==> build 29: inputs <==
// emaxi
module emaxi( 
   wr_wait, rd_wait, rr_access, rr_packet, m_axi_awid, m_axi_awaddr,
   m_axi_awlen, m_axi_awsize, m_axi_awburst, m_axi_awlock,
   m_axi_awcache, m_axi_awprot, m_axi_awqos, m_axi_awvalid, m_axi_wid,
   m_axi_wdata, m_axi_wstrb, m_axi_wlast, m_axi_wvalid, m_axi_bready,
   m_axi_arid, m_axi_araddr, m_axi_arlen, m_axi_arsize, m_axi_arburst,
   m_axi_arlock, m_axi_arcache, m_axi_arprot, m_axi_arqos,
   m_axi_arvalid, m_axi_rready,
   wr_access, wr_packet, rd_access, rd_packet, rr_wait, m_axi_aclk,
   m_axi_aresetn, m_axi_awready, m_axi_wready, m_axi_bid, m_axi_bresp,
   m_axi_bvalid, m_axi_arready, m_axi_rid, m_axi_rdata, m_axi_rresp,
   m_axi_rlast, m_axi_rvalid
   );
==> flow/config.mk <==
export PLATFORM = sky130hd
export DESIGN_NAME = emaxi
export DESIGN_NICKNAME = emaxi
export VERILOG_FILES = /design/flow/design.v
export SDC_FILE = /design/flow/constraint.sdc
export NUM_CORES = 4
export LEC_CHECK = 0
export CAP_MARGIN = 20
export CORE_MARGIN = 2
export CORE_UTILIZATION = 72
export CTS_CLUSTER_SIZE = 14
export PLACE_DENSITY_LB_ADDON = 0.25
export SETUP_SLACK_MARGIN = -0.15
export SLEW_MARGIN = 20
==> flow/constraint.sdc <==
create_clock -name core_clock -period 2.02 [get_ports {m_axi_aclk}]
set_input_delay 0.4040 -clock core_clock [delete_from_list [all_inputs] [get_ports {m_axi_aclk}]]
set_output_delay 0.4040 -clock core_clock [all_outputs]
set_load 0.01 [all_outputs]
run.sh (not shown) runs the stock make flow with config.mk's settings and CLKGATE_MAP_FILE=.
==> inputs of trial 20, as changes to build 29 <==
- ABC_AREA: not set -> 1
- CORE_UTILIZATION: 72 -> 57
- CTS_CLUSTER_SIZE: 14 -> not set
- PLACE_DENSITY_LB_ADDON: 0.25 -> not set
- SETUP_SLACK_MARGIN: -0.15 -> not set
- TNS_END_PERCENT: not set -> 5
==> flow/constraint.sdc (replaced) <==
create_clock -name core_clock -period 4.62 [get_ports {m_axi_aclk}]
set_input_delay 0.9240 -clock core_clock [delete_from_list [all_inputs] [get_ports {m_axi_aclk}]]
set_output_delay 0.9240 -clock core_clock [all_outputs]
set_load 0.01 [all_outputs]
==> notes <==
- Sequential power: build 29 is higher than trial 20 (about 130%).
- In trial 20 the hold slack is better than in build 29, by 0.24 ns.
- Global-route usage: build 29 is higher than trial 20 (17 points).
- Sequential cell count is the same in build 29 and trial 20.
- Trial 20 went through all stages and came out clean. Build 29 finished but fails on negative setup slack.
- Against build 29, the cell area of trial 20 is smaller by about 3%.
- Of trial 20 and build 29, trial 20 has the higher register-to-register slack (gap 2.5 ns).
==> figures <==
| item | trial 20 | build 29 |
|---|---|---|
| Run status | complete, no violations | failed layout checks |
| Violated checks | - | negative setup slack |
| Sequential cell area share | 60.3% | 58.5% |
| Met3 wire length | 15.3 mm | 41.1 mm |
| Endpoints failing setup | 0 | 775 |
| Worst setup EP type | output pin | flip-flop |
| Int Pwr | 30.4 mW | 74.6 mW |
| Number of cells on the critical path | 3 | 7 |
| Part of the power in registers | 40.7% | 38.0% |
| Met2 track demand over resource in global routing | 48.8% | 72.2% |
| Cell area reported after detailed placement | 75500 um^2 | 76900 um^2 |
| Period utilization | 71.0% | 144% |
| Inst Count DP | 8257 | 6035 |
| Fraction of the yosys area taken by sequential cells | 70.3% | 72.7% |
| Maximum fanout along the worst path | 33 | 9 |


==> run E <==
Starting RTL as in the previous note.
clock: 5.62 ns
lec_check: 0
cap_margin: 0
cell_pad_in_sites_detail_placement: 1
cell_pad_in_sites_global_placement: 2
core_aspect_ratio: 1.74
core_margin: 8
core_utilization: 40
cts_cluster_size: 35
gpl_routability_driven: 1
gpl_timing_driven: 0
hold_slack_margin: 0.04
max_routing_layer: met5
slew_margin: 40
tns_end_percent: 80
==> inputs of run X, as changes to run E <==
- CAP_MARGIN: 0 -> 20
- CELL_PAD_IN_SITES_DETAIL_PLACEMENT: 1 -> unset
- CELL_PAD_IN_SITES_GLOBAL_PLACEMENT: 2 -> unset
- CORE_ASPECT_RATIO: 1.74 -> unset
- CORE_MARGIN: 8 -> 2
- CORE_UTILIZATION: 40 -> 72
- CTS_CLUSTER_SIZE: 35 -> 15
- GPL_ROUTABILITY_DRIVEN: 1 -> unset
- GPL_TIMING_DRIVEN: 0 -> unset
- HOLD_SLACK_MARGIN: 0.04 -> unset
- MAX_ROUTING_LAYER: met5 -> unset
- PLACE_DENSITY_LB_ADDON: unset -> 0.25
- SLEW_MARGIN: 40 -> 20
- TNS_END_PERCENT: 80 -> unset
==> flow/constraint.sdc (replaced) <==
create_clock -name core_clock -period 2.22 [get_ports {m_axi_aclk}]
set_input_delay 0.4440 -clock core_clock [delete_from_list [all_inputs] [get_ports {m_axi_aclk}]]
set_output_delay 0.4440 -clock core_clock [all_outputs]
set_load 0.01 [all_outputs]
==> results <==
| metric | run E | run X |
|---|---|---|
| Inserted tap cell count | 2211 | 1254 |
| Global routing met3 resource utilization | 0.0343 | 0.140 |
| Total die area | 183000 um^2 | 96200 um^2 |
| Worst EP arrival | 3400 ps | 3270 ps |
| Outcome | finished clean | finished with violations |
| Reasons for failing layout checks | - | negative setup slack |
| Slew at the pin closest to its max-slew limit | 892 ps | 769 ps |
| Clock network fraction of design power | 0.314 | 0.289 |
| Nets | 5376 | 5274 |
| Starting Density | 0.401 | 0.725 |
| Sequential Power Share | 0.407 | 0.384 |
| Reg2Reg Capture Point | fifo_async.mem.generic.memory_dp.ram[20][18]$_DFFE_PP_ | fifo_async.mem.generic.memory_dp.rd_dout[26]$_DFFE_PP_ |
| Core Box Area | 168000 um^2 | 93000 um^2 |
| R2R depth | 7 | 6 |
| Worst Path Buf+Inv | 4 | 2 |
| Worst reg-to-reg setup slack | 2470 ps | -590 ps |
| Share of cell area taken by multi-input logic gates | 0.201 | 0.211 |
| Layout clock area frac | 0.0669 | 0.0648 |
| Post-route clock period utilization | 0.804 | 1.27 |
| Peak per-stage delay on the critical path | 620 ps | 600 ps |
| Critical path destination | wr_wait | fifo_async.mem.generic.memory_dp.rd_dout[26]$_DFFE_PP_ |
| Post-Place Setup Slack | 1370 ps | -332 ps |
| Post-cts repair resize count | 0 | 95 |
| Worst relative slew slack | 0.401 | 0.473 |
| Total power after layout | 0.0372 W | 0.101 W |
| GR met2 Demand/Resource | 0.464 | 0.694 |
Power and IR drop assume default switching activity.
